## build 51
## cpu_top
module cpu_top(
    input wire clk,
    input wire rst_n,
    input wire [31:0] rData,
    input wire [31:0] inst,
    output wire [31:0] pc,
    output wire [31:0] display,
    output wire [31:0] addr,
    output wire [31:0] wData,
    output wire wen,
    output wire [31:0] rdata_19
);
Size in the first run: roughly 11,000 cells after synthesis, about 1,400 flip-flops, ~230 I/O pins, roughly 82,000 um2 of cells after synthesis.
clock: 7.89 ns
lec_check: 0
abc_area: 1
cap_margin: 35
cell_pad_in_sites_detail_placement: 0
core_aspect_ratio: 0.9
core_margin: 2
core_utilization: 72
max_routing_layer: met5
place_density: 0.36
setup_slack_margin: 2.29
slew_margin: 20
run.sh (not shown) runs the stock make flow with config.mk's settings and CLKGATE_MAP_FILE=.
Build 51 never completed, since it errored out during global routing (5_1_grt).
Input-level comparison between build 19 and build 51:
# build 51
export LEC_CHECK = 0
export ABC_AREA = 1
export CAP_MARGIN = 35
export CELL_PAD_IN_SITES_DETAIL_PLACEMENT = 0
export CORE_ASPECT_RATIO = 0.9
export CORE_MARGIN = 2
export CORE_UTILIZATION = 72
export MAX_ROUTING_LAYER = met5
export PLACE_DENSITY = 0.36
export SETUP_SLACK_MARGIN = 2.29
export SLEW_MARGIN = 20
create_clock -name core_clock -period 7.89 [get_ports {clk}]
# build 19
export LEC_CHECK = 0
export CAP_MARGIN = 20
export CORE_MARGIN = 2
export CORE_UTILIZATION = 10
export PLACE_DENSITY = 0.38
export SLEW_MARGIN = 20
create_clock -name core_clock -period 8.51 [get_ports {clk}]
==> comparison <==
Build 19 finished all stages; the layout is clean. Lower post-DP HPWL goes to build 51 over build 19. Taking build 51 as the reference point, the net count of the mapped netlist of build 19 falls by 29%. Looking at build 51 and build 19, the arithmetic-cell share of the synthesized area counting full adders, half adders and majority gates is a wash. Compared with build 51, build 19 shows a higher count of standard-cell rows.
What build 65 does differently from build 19 at the input level:
# build 19
export LEC_CHECK = 0
export CAP_MARGIN = 20
export CORE_MARGIN = 2
export CORE_UTILIZATION = 10
export PLACE_DENSITY = 0.38
export SLEW_MARGIN = 20
create_clock -name core_clock -period 8.51 [get_ports {clk}]
# build 65
export LEC_CHECK = 0
export CAP_MARGIN = 20
export CORE_MARGIN = 2
export CORE_UTILIZATION = 66
export SLEW_MARGIN = 20
create_clock -name core_clock -period 5.89 [get_ports {clk}]
Notes after the runs:
- Build 65: it failed with a tool error in global routing (5_1_grt), so there are no final results.
- Build 19 ended with every stage complete and zero timing, DRC or antenna violations.
- What build 19 reported for die area has to be multiplied by 0.15 to get the figure for build 65.
- Compared with build 19, build 65 shows a lower number of cells in the design after placement.
- Side by side, total core area turned out lower in build 65 than in build 19.
- Summed standard-cell area reported by yosys came out exactly the same in build 19 and build 65.
- Complex-gate fraction of the synthesized area: build 19 vs build 65 identical
- For placed standard-cell area, dividing the value from build 65 by the value from build 19 gives 0.900.
- Build 65 vs. build 19: height of the die lower, placed wire-length estimate after detailed placement lower, area after synthesis roughly the same.
Changes in build 89 relative to build 65:
# build 65
export LEC_CHECK = 0
export CAP_MARGIN = 20
export CORE_MARGIN = 2
export CORE_UTILIZATION = 66
export SLEW_MARGIN = 20
create_clock -name core_clock -period 5.89 [get_ports {clk}]
# build 89
export LEC_CHECK = 0
export CAP_MARGIN = 20
export CORE_MARGIN = 2
export CORE_UTILIZATION = 30
export PLACE_DENSITY = 0.38
export SLEW_MARGIN = 20
create_clock -name core_clock -period 7.41 [get_ports {clk}]
Findings:
Build 89 ended with every stage complete and zero timing, DRC or antenna violations.
Build 65 terminated abnormally: global routing (5_1_grt) reported GRT-0116.
Row count (build 89 vs. build 65) increases by more than a quarter
Against build 65, cell area reported after detailed placement in build 89 rose by a few percent.
The final reports for build 89 and build 65 show deepest clock path buffer count higher in the former.
Build 89 ends up with a setup slack at placement that is 0.52 ns higher than in build 65.
Post-CTS setup repair buffer count: build 89 vs build 65 identical


v6:
Starting RTL as in the previous note.
==> flow/config.mk <==
export PLATFORM = sky130hd
export DESIGN_NAME = cpu_top
export DESIGN_NICKNAME = cpu_top
export VERILOG_FILES = /design/flow/design.v
export SDC_FILE = /design/flow/constraint.sdc
export NUM_CORES = 4
export LEC_CHECK = 0
export ABC_AREA = 1
export CAP_MARGIN = 30
export CELL_PAD_IN_SITES_DETAIL_PLACEMENT = 2
export CELL_PAD_IN_SITES_GLOBAL_PLACEMENT = 2
export CORE_MARGIN = 2
export CORE_UTILIZATION = 68
export CTS_CLUSTER_DIAMETER = 134
export GPL_TIMING_DRIVEN = 1
export PLACE_DENSITY = 0.44
export SLEW_MARGIN = 20
==> flow/constraint.sdc <==
create_clock -name core_clock -period 9.56 [get_ports {clk}]
set_input_delay 1.9120 -clock core_clock [delete_from_list [all_inputs] [get_ports {clk}]]
set_output_delay 1.9120 -clock core_clock [all_outputs]
set_load 0.01 [all_outputs]
v6 got as far as global placement without I/O (3_1_place_gp_skip_io), where a tool error ended the run.
Edits applied to the flow inputs when going from v6 to v36:
==> flow/config.mk <==
export PLATFORM = sky130hd
export DESIGN_NAME = cpu_top
export DESIGN_NICKNAME = cpu_top
export VERILOG_FILES = /design/flow/design.v
export SDC_FILE = /design/flow/constraint.sdc
export NUM_CORES = 4
export LEC_CHECK = 0
export CAP_MARGIN = 20
export CORE_MARGIN = 2
export CORE_UTILIZATION = 40
export PLACE_DENSITY = 0.38
export SLEW_MARGIN = 20
==> flow/constraint.sdc <==
create_clock -name core_clock -period 5.83 [get_ports {clk}]
set_input_delay 1.1660 -clock core_clock [delete_from_list [all_inputs] [get_ports {clk}]]
set_output_delay 1.1660 -clock core_clock [all_outputs]
set_load 0.01 [all_outputs]
--- outcome ---
v36: flow complete, layout not clean; failing: setup timing
v36 against v6: yosys synthesis chip area went down by about 2.6%, area fraction in mux cells went up by 16 points.
Diff v6 -> v36 | die outline height | increase of 100 um
v36 vs v6, post-synthesis share of cell area spent on and-or and or-and gates went up by 2.4 points.
Parity-gate share of the synthesized area counting xor and xnor cells ended up 0.46 points higher on v36 than on v6.
v36 vs. v6: cell count listed in synth_stat.txt now smaller; area of the die went up by about 65%.


cpu_top again, from the RTL that the note above started with.
clock: 8.72 ns
lec_check: 0
cap_margin: 20
cell_pad_in_sites_detail_placement: 0
core_margin: 4
core_utilization: 49
gpl_timing_driven: 0
place_density: 0.77
setup_slack_margin: 1.93
slew_margin: 20
tns_end_percent: 15
The starting point aborted during 5_1_grt.
Rerun with:
==> flow/config.mk (replaced) <==
export PLATFORM = sky130hd
export DESIGN_NAME = cpu_top
export DESIGN_NICKNAME = cpu_top
export VERILOG_FILES = /design/flow/design.v
export SDC_FILE = /design/flow/constraint.sdc
export NUM_CORES = 4
export LEC_CHECK = 0
export ABC_AREA = 1
export CAP_MARGIN = 20
export CORE_MARGIN = 2
export CORE_UTILIZATION = 51
export PLACE_DENSITY = 0.38
export SLEW_MARGIN = 20
export TNS_END_PERCENT = 10
==> flow/constraint.sdc (replaced) <==
create_clock -name core_clock -period 4.61 [get_ports {clk}]
set_input_delay 0.9220 -clock core_clock [delete_from_list [all_inputs] [get_ports {clk}]]
set_output_delay 0.9220 -clock core_clock [all_outputs]
set_load 0.01 [all_outputs]
The changed run completed, yet does not pass: setup timing.
Die size falls by 3.2%.
Synthesized area rises by 2.7%.
Synthesized cell count rises by 42%.
Rerun with:
--- a/flow/config.mk
+++ b/flow/config.mk
@@ -9,6 +9,5 @@
 export CAP_MARGIN = 20
 export CORE_MARGIN = 2
-export CORE_UTILIZATION = 51
-export PLACE_DENSITY = 0.38
+export CORE_UTILIZATION = 52
+export SETUP_SLACK_MARGIN = -0.55
 export SLEW_MARGIN = 20
-export TNS_END_PERCENT = 10
==> flow/constraint.sdc (replaced) <==
create_clock -name core_clock -period 5.8 [get_ports {clk}]
set_input_delay 1.1600 -clock core_clock [delete_from_list [all_inputs] [get_ports {clk}]]
set_output_delay 1.1600 -clock core_clock [all_outputs]
set_load 0.01 [all_outputs]
Outcome: The new run finished but fails on setup timing. Wire length hardly moves. Hold slack loses 0.21 ns. Cell area goes down by 6.8%. Global-route usage goes up by 1.0 points. Critical path depth goes down by 7. Count of clock-buffer cells in the layout goes up by 3. Die area goes down by 1.9%. Worst setup slack gains 0.016 ns. Non-clock buffer count goes down by 599.


== build 49 ==
cpu_top again, from the RTL that the note above started with.
## cpu_top
module cpu_top(
    input wire clk,
    input wire rst_n,
    input wire [31:0] rData,
    input wire [31:0] inst,
    output wire [31:0] pc,
    output wire [31:0] display,
    output wire [31:0] addr,
    output wire [31:0] wData,
    output wire wen,
    output wire [31:0] rdata_19
);
clock: 12.7 ns
lec_check: 0
abc_area: 0
cap_margin: 40
cell_pad_in_sites_detail_placement: 2
core_aspect_ratio: 0.56
core_margin: 8
core_utilization: 55
cts_cluster_diameter: 334
cts_cluster_size: 85
gpl_routability_driven: 0
gpl_timing_driven: 0
hold_slack_margin: 0.09
max_routing_layer: met5
place_density_lb_addon: 0.01
slew_margin: 20
Build 49 did not run to completion, as it errored out during 3_5_place_dp.
The following lists how build 30 was set up differently from build 49:
- an added CELL_PAD_IN_SITES_GLOBAL_PLACEMENT of 2
- an added SETUP_SLACK_MARGIN of 2.45
- a deleted CTS_CLUSTER_SIZE that had been 85
- a deleted PLACE_DENSITY_LB_ADDON that had been 0.01
- a change of CORE_MARGIN from 8 to 2
- a change of HOLD_SLACK_MARGIN from 0.09 to -0.05
- a deleted CORE_ASPECT_RATIO that had been 0.56
- a change of SLEW_MARGIN from 20 to 0
- a change of CTS_CLUSTER_DIAMETER from 334 to 27
- a change of CORE_UTILIZATION from 55 to 40
- a change of the clock period (ns, I/O delays scaled along) from 12.7 to 8.5
--- outcome ---
- Stage in which a tool error killed build 49: 3_5_place_dp.
- In the summary table, build 30 is marked failed, with error GRT-0116 raised in 5_1_grt.
- Compared build 49 against build 30; number of ports placed on the die boundary within noise.
- Die outline area of build 30 exceeds that of build 49 by more than a quarter.
- From build 30 to build 49, instance count of the mapped netlist did not move at all.
- Relative to build 49, the width of the die measured on build 30 has decreased by more than 10%.
- Build 30 vs. build 49: synthesized area saw little to no change, number of synthesized register bits held.
The inputs of build 39 differ from those of build 30 as listed below.
- SETUP_SLACK_MARGIN: 2.45 -> 1.02
- PLACE_DENSITY_LB_ADDON: unset -> 0.17
- the clock period (ns, I/O delays scaled along): 8.5 -> 6.51
[summary]
Build 39 did not finish; a tool error ended it in 5_1_grt.
Looking at number of buffers inserted to repair setup after CTS across build 30 and build 39, the one that comes out lower is build 30.
On number of clock buffers inserted by TritonCTS, the higher figure sits with build 30, not build 39.
On net count after synthesis, build 39 tracks build 30 almost exactly.
#### Input delta (build 5 over build 39)
- MAX_ROUTING_LAYER changed from met5 to met4
- PLACE_DENSITY_LB_ADDON removed (was 0.17)
- CELL_PAD_IN_SITES_DETAIL_PLACEMENT removed (was 2)
- SETUP_SLACK_MARGIN removed (was 1.02)
- SLEW_MARGIN changed from 0 to 20
- GPL_TIMING_DRIVEN removed (was 0)
- the clock period (ns, I/O delays scaled along) changed from 6.51 to 8.5
--- outcome ---
- Build 5 was carried through to the last stage, and its layout satisfied the timing, design-rule and antenna checks.
- Cell total after placement in build 5 vs build 39: down 6.2%
- Diff build 5..build 39 | yosys stat cell total | unchanged
- Compared build 5 against build 39; maximum clock insertion buffer count within noise.
### build 5 -> build 12
- ABC_AREA: 0 -> unset
- MAX_ROUTING_LAYER: met4 -> unset
- CELL_PAD_IN_SITES_GLOBAL_PLACEMENT: 2 -> unset
- CTS_CLUSTER_DIAMETER: 27 -> unset
- CAP_MARGIN: 40 -> 20
- PLACE_DENSITY: unset -> 0.38
- HOLD_SLACK_MARGIN: -0.05 -> unset
- GPL_ROUTABILITY_DRIVEN: 0 -> unset
- the clock period (ns, I/O delays scaled along): 8.5 -> 4.12
Findings:
- Build 12: complete, dirty (setup timing)
- Looking at clock insertion delay at the later pin of the skew report across build 5 and build 12, the one that comes out higher is build 5.
- Summary — initial antenna violation count, build 12 relative to build 5: higher, by 31%.
- Number of buffers between clock root and the deepest sink in build 12 is 1 lower than in build 5
- Diff build 5 -> build 12: post-route cell area now larger; area added between synthesis and finish picked up an extra 13 points; instance count along the most critical hold path essentially unchanged; cts-stage hold buffer count now larger.
